## v11
// ArquitecturaHybridARMIPS
module ArquitecturaHybridARMIPS(input logic clk, reset,
										  output logic [31:0] imem_addr,
										  input logic [31:0] imem_rdata,
										  output logic [31:0] mem_addr,
										  output logic dmem_we,
										  output logic [31:0] dmem_wdata,
										  input logic [31:0] dmem_rdata,
										  output logic pmem_we,
										  output logic [1:0] pmem_wdata,
										  input logic [1:0] pmem_rdata,
										  output logic rf_we,
										  output logic [3:0] rf_waddr,
										  output logic [31:0] rf_wdata);
Size in the first run: ~6300 cells after synthesis, roughly 210 I/O pins, roughly 0.048 sq mm of cells after synthesis.
export LEC_CHECK = 0
export ABC_AREA = 1
export CAP_MARGIN = 20
export CORE_MARGIN = 2
export CORE_UTILIZATION = 72
export CTS_CLUSTER_DIAMETER = 26
export CTS_CLUSTER_SIZE = 15
export HOLD_SLACK_MARGIN = 0.29
export PLACE_DENSITY_LB_ADDON = 0.13
export SETUP_SLACK_MARGIN = 1.83
export SLEW_MARGIN = 20
create_clock -name core_clock -period 6.26 [get_ports {clk}]
run.sh (not shown) runs the stock make flow with config.mk's settings and CLKGATE_MAP_FILE=.
v11 did not finish; the tool stopped in global routing (5_1_grt) with error GRT-0232.
Input changes introduced in v21 (baseline for comparison: v11):
Settings: a deleted SETUP_SLACK_MARGIN that had been 1.83; a deleted PLACE_DENSITY_LB_ADDON that had been 0.13; an added MAX_ROUTING_LAYER of met4; a change of CORE_UTILIZATION from 72 to 66; a deleted HOLD_SLACK_MARGIN that had been 0.29; a deleted CTS_CLUSTER_DIAMETER that had been 26; a deleted ABC_AREA that had been 1; a deleted CTS_CLUSTER_SIZE that had been 15; a change of the clock period (ns, I/O delays scaled along) from 6.26 to 11.0.
- v21 had finished all stages when the layout checks came back failing, citing negative setup slack.
- Going from v11 to v21, instance tally after logic synthesis went down, number of rows created at floorplan went up.
- Die size of v21 exceeds that of v11 by more than 10%.
- Number of buffers inserted during clock tree synthesis went down by more than half going from v11 to v21.
- Relative to v11, the area share of and-or/or-and cells after synthesis of v21 is lower by 3.8 points.
- NOTE: starting density of the core in v21 falls short of that of v11
- Compared with v11, v21 shows a lower post-synthesis share of cell area spent on and, or, nand and nor gates.
- Area after synthesis sits higher in v21 than in v11.
- Note that the height of the die recorded for v11 amounts to 0.943 times the value seen in v21.
Inputs modified between v21 and v56:
Settings: setting CTS_CLUSTER_SIZE to 52 for the first time; setting TNS_END_PERCENT to 5 for the first time; setting SETUP_SLACK_MARGIN to 1.95 for the first time; changing the clock period (ns, I/O delays scaled along) from 11.0 to 7.59.
[summary]
Comparing v56 against v21, there is no change at all in overall die area. As far as number of buffer cells added on primary ports goes, v21 and v56 are indistinguishable; the numbers are identical. On mapped cell area, v56 tracks v21 almost exactly. The flow ran to completion for all of v56 and v21 but v56, which stopped partway. Nothing crashed in v21 and all stages finished; the problem is that the final layout failed, the offending checks being negative setup slack.


## v42
ArquitecturaHybridARMIPS again, from the RTL that the note above started with.
==> flow/config.mk <==
export PLATFORM = sky130hd
export DESIGN_NAME = ArquitecturaHybridARMIPS
export DESIGN_NICKNAME = ArquitecturaHybridARMIPS
export VERILOG_FILES = /design/flow/design.v
export SDC_FILE = /design/flow/constraint.sdc
export NUM_CORES = 4
export LEC_CHECK = 0
export ABC_AREA = 0
export CAP_MARGIN = 25
export CELL_PAD_IN_SITES_DETAIL_PLACEMENT = 0
export CORE_ASPECT_RATIO = 1.97
export CORE_MARGIN = 10
export CORE_UTILIZATION = 41
export CTS_CLUSTER_DIAMETER = 243
export CTS_CLUSTER_SIZE = 99
export GPL_ROUTABILITY_DRIVEN = 0
export GPL_TIMING_DRIVEN = 1
export MAX_ROUTING_LAYER = met5
export MIN_ROUTING_LAYER = met2
export PLACE_DENSITY_LB_ADDON = 0.15
export SLEW_MARGIN = 35
export TNS_END_PERCENT = 20
==> flow/constraint.sdc <==
create_clock -name core_clock -period 14.9 [get_ports {clk}]
set_input_delay 2.9800 -clock core_clock [delete_from_list [all_inputs] [get_ports {clk}]]
set_output_delay 2.9800 -clock core_clock [all_outputs]
set_load 0.01 [all_outputs]
v42 | ERROR | global routing (5_1_grt)
Input-level comparison between v27 and v42:
# v42
export LEC_CHECK = 0
export ABC_AREA = 0
export CAP_MARGIN = 25
export CELL_PAD_IN_SITES_DETAIL_PLACEMENT = 0
export CORE_ASPECT_RATIO = 1.97
export CORE_MARGIN = 10
export CORE_UTILIZATION = 41
export CTS_CLUSTER_DIAMETER = 243
export CTS_CLUSTER_SIZE = 99
export GPL_ROUTABILITY_DRIVEN = 0
export GPL_TIMING_DRIVEN = 1
export MAX_ROUTING_LAYER = met5
export MIN_ROUTING_LAYER = met2
export PLACE_DENSITY_LB_ADDON = 0.15
export SLEW_MARGIN = 35
export TNS_END_PERCENT = 20
create_clock -name core_clock -period 14.9 [get_ports {clk}]
# v27
export LEC_CHECK = 0
export CAP_MARGIN = 20
export CORE_MARGIN = 2
export CORE_UTILIZATION = 71
export CTS_CLUSTER_SIZE = 18
export SLEW_MARGIN = 20
create_clock -name core_clock -period 12.5 [get_ports {clk}]
Notes after the runs:
Count of boundary I/O pins came out exactly the same in v27 and v42. Sort v27 and v42 by cell total after placement, descending, and v42 comes first. v27 against v42: simple-gate area share of the yosys netlist neither gained nor lost much, number of resized instances in the post-cts repair step picked up an extra 10, cell area after placement lost about 1.3%, number of buffers inserted during clock tree synthesis picked up an extra 72. Going from v42 to v27, overall chip area shrank by more than a quarter. v27 got as far as global routing (5_1_grt), where a tool error ended the run. v42 terminated abnormally: global routing (5_1_grt) reported GRT-0116.
Input-level comparison between v16 and v27:
# v27
export LEC_CHECK = 0
export CAP_MARGIN = 20
export CORE_MARGIN = 2
export CORE_UTILIZATION = 71
export CTS_CLUSTER_SIZE = 18
export SLEW_MARGIN = 20
create_clock -name core_clock -period 12.5 [get_ports {clk}]
# v16
export LEC_CHECK = 0
export CAP_MARGIN = 20
export CORE_MARGIN = 2
export CORE_UTILIZATION = 68
export CTS_CLUSTER_SIZE = 31
export MAX_ROUTING_LAYER = met4
export SLEW_MARGIN = 20
create_clock -name core_clock -period 12.5 [get_ports {clk}]
[summary]
Overall die height in v16 vs v27: up about 2.2%
In terms of number of cells in the yosys synthesis report, v16 and v27 differ only marginally.
Mean instance size in the synthesized netlist: v16 vs v27, no meaningful difference
In terms of HPWL after detailed placement, v27 and v16 differ only marginally.
v16: it failed with a tool error in global routing (5_1_grt), so there are no final results.
v27 → v16: overall die area picked up an extra about 4.3%, worst setup slack before clock tree synthesis picked up an extra 0.092 ns, placed cell area neither gained nor lost much, total of cells resized after clock tree synthesis picked up an extra 5, cell count after placement picked up an extra 0.31%.
Compared with v27, v16 shows core area that has gone up by a few percent.


job 101:
ArquitecturaHybridARMIPS again, from the RTL that the note above started with.
// ArquitecturaHybridARMIPS
module ArquitecturaHybridARMIPS(input logic clk, reset,
										  output logic [31:0] imem_addr,
										  input logic [31:0] imem_rdata,
										  output logic [31:0] mem_addr,
										  output logic dmem_we,
										  output logic [31:0] dmem_wdata,
										  input logic [31:0] dmem_rdata,
										  output logic pmem_we,
										  output logic [1:0] pmem_wdata,
										  input logic [1:0] pmem_rdata,
										  output logic rf_we,
										  output logic [3:0] rf_waddr,
										  output logic [31:0] rf_wdata);
Settings: LEC_CHECK=0, ABC_AREA=0, CAP_MARGIN=20, CELL_PAD_IN_SITES_DETAIL_PLACEMENT=0, CORE_ASPECT_RATIO=1.01, CORE_MARGIN=2, CORE_UTILIZATION=61, CTS_CLUSTER_SIZE=77, GPL_TIMING_DRIVEN=1, MAX_ROUTING_LAYER=met5, SETUP_SLACK_MARGIN=1.96, SLEW_MARGIN=20, TNS_END_PERCENT=20; clock period 7.75 ns.
Ran to the end and failed final checks on setup timing: job 101.
> inputs changed (job 101 -> job 102)
Settings: SETUP_SLACK_MARGIN: 1.96 -> unset; CORE_UTILIZATION: 61 -> 70; the clock period (ns, I/O delays scaled along): 7.75 -> 11.6.
### Flow results
The remaining runs in job 101 and job 102 completed every stage, whereas job 102 halted early. Count of standard-cell rows delta for job 102 relative to job 101: 7 lower. Going from job 101 to job 102, clock buffer count from CTS went up 1, post-CTS setup buffer count went down 6. Job 102 — count of cells resized by post-cts repair 80 lower, job 101 as reference. Post-DP HPWL: job 102 vs job 101 down 8700 um. When the final numbers for job 101 and job 102 were put side by side, the area after detailed placement turned out to be greater in job 101. Job 102 vs job 101: horizontal die dimension down by a few percent. Height of the die (job 101 / job 102): 1.07. Job 102 vs. job 101: area of the core fell 13%; die area fell 13%.
The following lists how job 103 was set up differently from job 102:
Settings: TNS_END_PERCENT removed (was 20); GPL_TIMING_DRIVEN removed (was 1); CORE_UTILIZATION changed from 70 to 27; CORE_MARGIN changed from 2 to 5; CORE_ASPECT_RATIO removed (was 1.01); MAX_ROUTING_LAYER removed (was met5); ABC_AREA removed (was 0); CELL_PAD_IN_SITES_DETAIL_PLACEMENT removed (was 0); CTS_CLUSTER_SIZE removed (was 77); the clock period (ns, I/O delays scaled along) changed from 11.6 to 16.3.
- Job 103: done, clean on timing, DRC and antenna
- As of job 103, post-place instance area had risen by a few percent compared to job 102.
- Job 103 vs job 102 on die area: job 103 is the higher one.
- XOR/XNOR share of the synthesized area: job 102 vs job 103 identical
- Going from job 102 to job 103, number of buffers inserted to repair setup after CTS moved down, instance count after placement with tap cells included saw an increase, worst slack at placement rose by 2.71 ns.
Setup changes, job 103 to job 104
Settings: CORE_UTILIZATION now 40, was 27; the clock period (ns, I/O delays scaled along) now 13.7, was 16.3.
[summary]
Compared job 104 vs job 103, and detailed-routed wire length on met3 is up in job 104.
Job 104 vs job 103, cell area went down by about 1.1%.
[job 104] via count of the first global-routing pass fell 0.74% relative to job 103
Diff job 103 -> job 104 | portion of the layout cell area used by clock cells | increase of 0.28 points
Job 104 reports a lower worst hold slack across all endpoints than job 103 does.
Re number of tap instances: job 104 is 827 down on job 103.
Via count: job 104 higher than job 103
Looking at total wirelength of the detailed-routed design, job 104 sits 0.84% lower than job 103 does.
The inputs of job 105 differ from those of job 104 as listed below.
Settings: CORE_MARGIN now 2, was 5; CORE_UTILIZATION now 68, was 40; CTS_CLUSTER_SIZE now 15, previously not set; ABC_AREA now 1, previously not set; the clock period (ns, I/O delays scaled along) now 6.33, was 13.7.
## What came out
Finished, but not clean: job 105, with setup timing.
Taking job 104 as the reference point, the met3 wire length of job 105 rises by about 40%.
When job 105 is measured against job 104, its post-layout total power turns out 120% higher.
| minimum period implied by the final worst setup slack | job 105 vs job 104 | 0.54 ns lower |
Higher proportion of total power due to net switching goes to job 105 over job 104.
Fraction of the mapped netlist area in simple logic gates on job 105 is up relative to job 104.
Diff job 104 -> job 105: total instance count after detailed placement rose 409; number of nets at the end of the flow has increased.
Power and IR drop assume default switching activity.
